wip/umber:
==> flow/design.v <==
module values (
    input logic       clk,
    input logic       rst_n,       
    input logic       newframe,   
    input logic [5:0] pixel,       
    input logic [63:0] seed,       
    output logic [7:0] read_data,
    output logic [63:0] debug_grid  
);
    logic [63:0] current_state;
    logic [63:0] next_state;
    logic [31:0] frame_counter;    
    logic update_frame;            
    always_ff @(posedge clk) begin
        if (!rst_n) begin
            current_state <= seed;   
        end else if (newframe) begin
            current_state <= next_state;
        end
    end
    assign debug_grid = current_state;
always_comb begin 
    integer x_offset, y_offset;
    logic [5:0] neighbor_count[64];
    next_state = 64'b0;
    if (newframe) begin
        int neighbor_counter;
        logic [2:0] row;
        logic [2:0] col;
        logic is_alive;
        logic becomes_alive;
        for (int i = 0; i < 64; i++) begin
            neighbor_counter = 0;
            row = i / 8;  
            col = i % 8;   
            for (x_offset = -1; x_offset <= 1; x_offset = x_offset + 1) begin
                for (y_offset = -1; y_offset <= 1; y_offset = y_offset + 1) begin
                    if (!(x_offset == 0 && y_offset == 0)) begin
                        logic [5:0] neighbor_index;
                        logic [2:0] new_row, new_col;
                        if ((row + x_offset >= 0) && (row + x_offset < 8) &&
                            (col + y_offset >= 0) && (col + y_offset < 8)) begin
                            new_row = row + x_offset;
                            new_col = col + y_offset;
                            neighbor_index = new_row * 8 + new_col;
                            if (current_state[neighbor_index]) begin
                                neighbor_counter = neighbor_counter + 1;
                            end
                        end
                        else begin
                            neighbor_index =0;
                            new_row = 0;
                            new_col = 0;
                        end
                    end
                end
            end
            is_alive = current_state[i];
            becomes_alive = (is_alive && (neighbor_counter == 2 || neighbor_counter == 3)) ||
                (!is_alive && (neighbor_counter == 3));
            next_state[i] = becomes_alive;
        end
    end
    else begin
        next_state = current_state;  
        x_offset = 0;
        y_offset = 0;
    end
end
always_comb begin
    if (current_state[pixel]) begin
        read_data = 8'hFF;  
    end else begin
        read_data = 8'h00;  
    end
end
endmodule
module ws2812b(
    input logic clk, 
    input logic rst_n,
    input logic serial_in, 
    input logic transmit, 
    output logic ws2812b_out, 
    output logic shift
);
    localparam IDLE = 1'b0;  
    localparam TRANSMITTING = 1'b1;
    localparam T0_CYCLE_COUNT = 4'd5;
    localparam T1_CYCLE_COUNT = 4'd10;
    localparam MAX_CYCLE_COUNT = 4'd15;
    logic state;
    logic [3:0] cycle_count;
    logic bit_being_sent;
    always_ff @(posedge clk) begin
        if (!rst_n) begin
            state <= IDLE;
            cycle_count <= 4'd0;
            bit_being_sent <= 1'b0;
        end else
        unique case (state)
            IDLE:
                if (transmit == 1'b1) begin
                    state <= TRANSMITTING;  
                    cycle_count <= 4'd0;  
                    bit_being_sent <= serial_in;
                end
            TRANSMITTING:  
                if (transmit == 1'b0) begin
                    state <= IDLE;  
                end
                else if (cycle_count == MAX_CYCLE_COUNT - 1) begin  
                    cycle_count <= 4'd0;
                    bit_being_sent <= serial_in;
                end
                else begin
                    cycle_count <= cycle_count + 1;
                end
        endcase
    end
    always_comb begin
        if (state == TRANSMITTING)
            if (bit_being_sent == 1'b0)  
                ws2812b_out = (cycle_count < T0_CYCLE_COUNT);  
            else
                ws2812b_out = (cycle_count < T1_CYCLE_COUNT);  
        else
            ws2812b_out = 1'b0;  
    end
    assign shift = (state == TRANSMITTING) && (cycle_count == 4'd0);  
endmodule
module controller (
    input logic clk, 
    input logic rst_n,
    output logic load_sreg, 
    output logic transmit_pixel, 
    output logic [5:0] pixel, 
    output logic newframe
);
    localparam TRANSMIT_FRAME       = 1'b0;
    localparam IDLE                 = 1'b1;
    localparam [2:0] READ_CH_VALS   = 3'b001;
    localparam [2:0] LOAD_SREG      = 3'b010;
    localparam [2:0] TRANSMIT_PIXEL = 3'b100;
    localparam [8:0] TRANSMIT_CYCLES    = 9'd360;        
    localparam [19:0] IDLE_CYCLES       = 20'd3600;      
    logic state;
    logic next_state;
    logic [2:0] transmit_phase;
    logic [2:0] next_transmit_phase;
    logic [5:0] pixel_counter;
    logic [5:0] frame_counter;  
    logic [8:0] transmit_counter;
    logic [19:0] idle_counter;
    logic transmit_pixel_done;
    logic idle_done;
    assign transmit_pixel_done = (transmit_counter == TRANSMIT_CYCLES - 1);
    assign idle_done = (idle_counter == IDLE_CYCLES - 1);
    always_ff @(posedge clk) begin
        if (!rst_n) begin
            state <= TRANSMIT_FRAME;
            transmit_phase <= READ_CH_VALS;
        end else begin
            state <= next_state;
            transmit_phase <= next_transmit_phase;
        end
    end
    always_comb begin
        next_state = 1'bx;
        unique case (state)
            TRANSMIT_FRAME:
                if ((pixel_counter == 6'd0) && (transmit_pixel_done))
                    next_state = IDLE;
                else
                    next_state = TRANSMIT_FRAME;
            IDLE:
                if (idle_done)
                    next_state = TRANSMIT_FRAME;
                else
                    next_state = IDLE;
        endcase
    end
    always_comb begin
        next_transmit_phase = READ_CH_VALS;
        if (state == TRANSMIT_FRAME) begin
            case (transmit_phase)
                READ_CH_VALS:
                    next_transmit_phase = LOAD_SREG;
                LOAD_SREG:
                    next_transmit_phase = TRANSMIT_PIXEL;
                TRANSMIT_PIXEL:
                    next_transmit_phase = transmit_pixel_done ? READ_CH_VALS : TRANSMIT_PIXEL;
            endcase
        end
    end
    always_ff @(posedge clk) begin
        if (!rst_n) begin
            pixel_counter <= 6'd63;
        end else if ((state == TRANSMIT_FRAME) && transmit_pixel_done) begin
            pixel_counter <= pixel_counter - 1;
        end
    end
    always_ff @(posedge clk) begin
        if (!rst_n) begin
            newframe <= 1'b0;
            frame_counter <= 6'd0;
        end else if (idle_done) begin
            if (frame_counter == 6'd1) begin
                newframe <= 1'b1;
                frame_counter <= 6'd0;
            end else begin
                newframe <= 1'b0;
                frame_counter <= frame_counter + 6'd1;
            end
        end else begin
            newframe <= 1'b0;
        end
    end
    always_ff @(posedge clk) begin
        if (!rst_n) begin
            transmit_counter <= 9'd0;
        end else if (transmit_phase == TRANSMIT_PIXEL) begin
            transmit_counter <= transmit_counter + 1;
        end
        else begin
            transmit_counter <= 9'd0;
        end
    end
    always_ff @(posedge clk) begin
        if (!rst_n) begin
            idle_counter <= 20'd0;
        end else if (state == IDLE) begin
            idle_counter <= idle_counter + 1;
        end
        else begin
            idle_counter <= 20'd0;
        end
    end
    assign pixel = pixel_counter;
    assign load_sreg = (transmit_phase == LOAD_SREG);
    assign transmit_pixel = (transmit_phase == TRANSMIT_PIXEL);
endmodule
module top(
    input logic     clk, 
    input logic     SW, 
    input logic     BOOT, 
    input logic [63:0] seed,
    output logic    _48b, 
    output logic    _45a
);
    logic [7:0] read_data;
    logic [5:0] pixel;
    logic newframe; 
    logic [23:0] shift_reg;  
    logic load_sreg;
    logic transmit_pixel;
    logic shift; 
    logic ws2812b_out;
    logic [63:0] pixel_control;
    logic [63:0] next_pixel_control;  
    logic [5:0] pixel_index;  
    logic [1:0] flipper;  
    values u1 (
        .clk         (clk), 
        .rst_n       (SW),  
        .newframe    (newframe), 
        .pixel        (pixel),
        .seed        (seed),
        .read_data     (read_data),
        .debug_grid  ()
    );
    ws2812b u4 (  
        .clk            (clk), 
        .rst_n          (SW),
        .serial_in      (shift_reg[23]),  
        .transmit       (transmit_pixel),  
        .ws2812b_out    (ws2812b_out), 
        .shift          (shift)
    );
    controller u5 (
        .clk            (clk), 
        .rst_n          (SW),
        .load_sreg      (load_sreg), 
        .transmit_pixel (transmit_pixel), 
        .pixel          (pixel),  
        .newframe          (newframe)  
    );
    always_ff @(posedge clk) begin
        if (!SW) begin
            flipper = 2'b00;
            shift_reg <= 24'd0;
        end else begin
        if(newframe) begin
            flipper = flipper + 1;
            if (flipper == 2'b11) begin
                flipper = 2'b00;
            end
        end
        if (load_sreg) begin  
            unique case (flipper)
                2'b00:
                    shift_reg <= { read_data, 16'd0 };
                2'b01:
                    shift_reg <= { 8'd0, read_data, 8'd0 };
                2'b10:
                    shift_reg <= { 16'd0, read_data };
                2'b11:  
                    shift_reg <= { 16'd0, read_data };
            endcase
        end
        else if (shift) begin
            shift_reg <= { shift_reg[22:0], 1'b0 }; 
        end
        end
    end
    assign _48b = ws2812b_out;  
    assign _45a = ~ws2812b_out;  
endmodule
clock: 4.74 ns
lec_check: 0
cap_margin: 20
core_margin: 2
core_utilization: 72
cts_cluster_size: 22
max_routing_layer: met4
place_density_lb_addon: 0.04
setup_slack_margin: 0.87
slew_margin: 20
run.sh (not shown) runs the stock make flow with config.mk's settings and CLKGATE_MAP_FILE=.
FAIL wip/umber @ global routing (5_1_grt): tool exited with error
Edits applied to the flow inputs when going from wip/umber to wip/indigo:
- PLACE_DENSITY now 0.65, previously not set
- CTS_CLUSTER_SIZE no longer set, was 22
- TNS_END_PERCENT now 5, previously not set
- PLACE_DENSITY_LB_ADDON no longer set, was 0.04
- SETUP_SLACK_MARGIN now -0.29, was 0.87
- SLEW_MARGIN now 5, was 20
- MAX_ROUTING_LAYER no longer set, was met4
- the clock period (ns, I/O delays scaled along) now 4.02, was 4.74
From wip/umber to wip/indigo, share of the yosys chip area belonging to registers did not move at all. As far as count of flip-flops with a built-in enable after synthesis goes, wip/umber and wip/indigo are indistinguishable; the numbers are identical. wip/indigo -> wip/umber: total CTS buffers delta 0, exact match. Count of instances resized after the clock tree is built was higher in the run labelled wip/umber. Every stage of wip/indigo finished as expected; the final checks, on the other hand, flagged setup timing, which means the layout fails. Relative to wip/umber, the total placed instance area of wip/indigo is higher by 0.0013 mm2. On detailed placer's ending HPWL, wip/indigo does worse than wip/umber. Placed cell count of wip/indigo exceeds that of wip/umber by more than 10%. Diff wip/indigo..wip/umber | placeable core region | unchanged.
Input-level comparison between wip/fjord and wip/indigo:
- CORE_UTILIZATION changed from 72 to 61
- TNS_END_PERCENT removed (was 5)
- PLACE_DENSITY removed (was 0.65)
- SETUP_SLACK_MARGIN changed from -0.29 to 1.86
- SLEW_MARGIN changed from 5 to 20
- the clock period (ns, I/O delays scaled along) changed from 4.02 to 7.0
### Flow results
wip/fjord completed end to end with timing, DRC and antenna clean.
Diff wip/indigo -> wip/fjord: routed length on met3 has decreased; area of all placed cells without fillers now sits lower; combinational gate area fell by 0.0011 mm2; total negative setup slack moved up.
Re number of global-route vias before repair: wip/fjord is about 18% down on wip/indigo.
Met1 layer wirelength in the final routing (higher): wip/indigo
--- input diff wip/fjord..wip/garnet ---
- removing SETUP_SLACK_MARGIN (formerly 1.86)
- setting PLACE_DENSITY_LB_ADDON to 0.07 for the first time
- changing CORE_UTILIZATION from 61 to 72
- changing the clock period (ns, I/O delays scaled along) from 7.0 to 4.96
Findings:
Per the comparison of wip/garnet with wip/fjord, area growth from synthesis to final layout has decreased; number of setup buffers added after CTS has decreased; hold slack has increased. The synthesized cell count was comparable across wip/fjord and wip/garnet. Per the comparison of wip/garnet with wip/fjord, sequential area share after synthesis level; slack of the critical path moved down; utilization moved up.
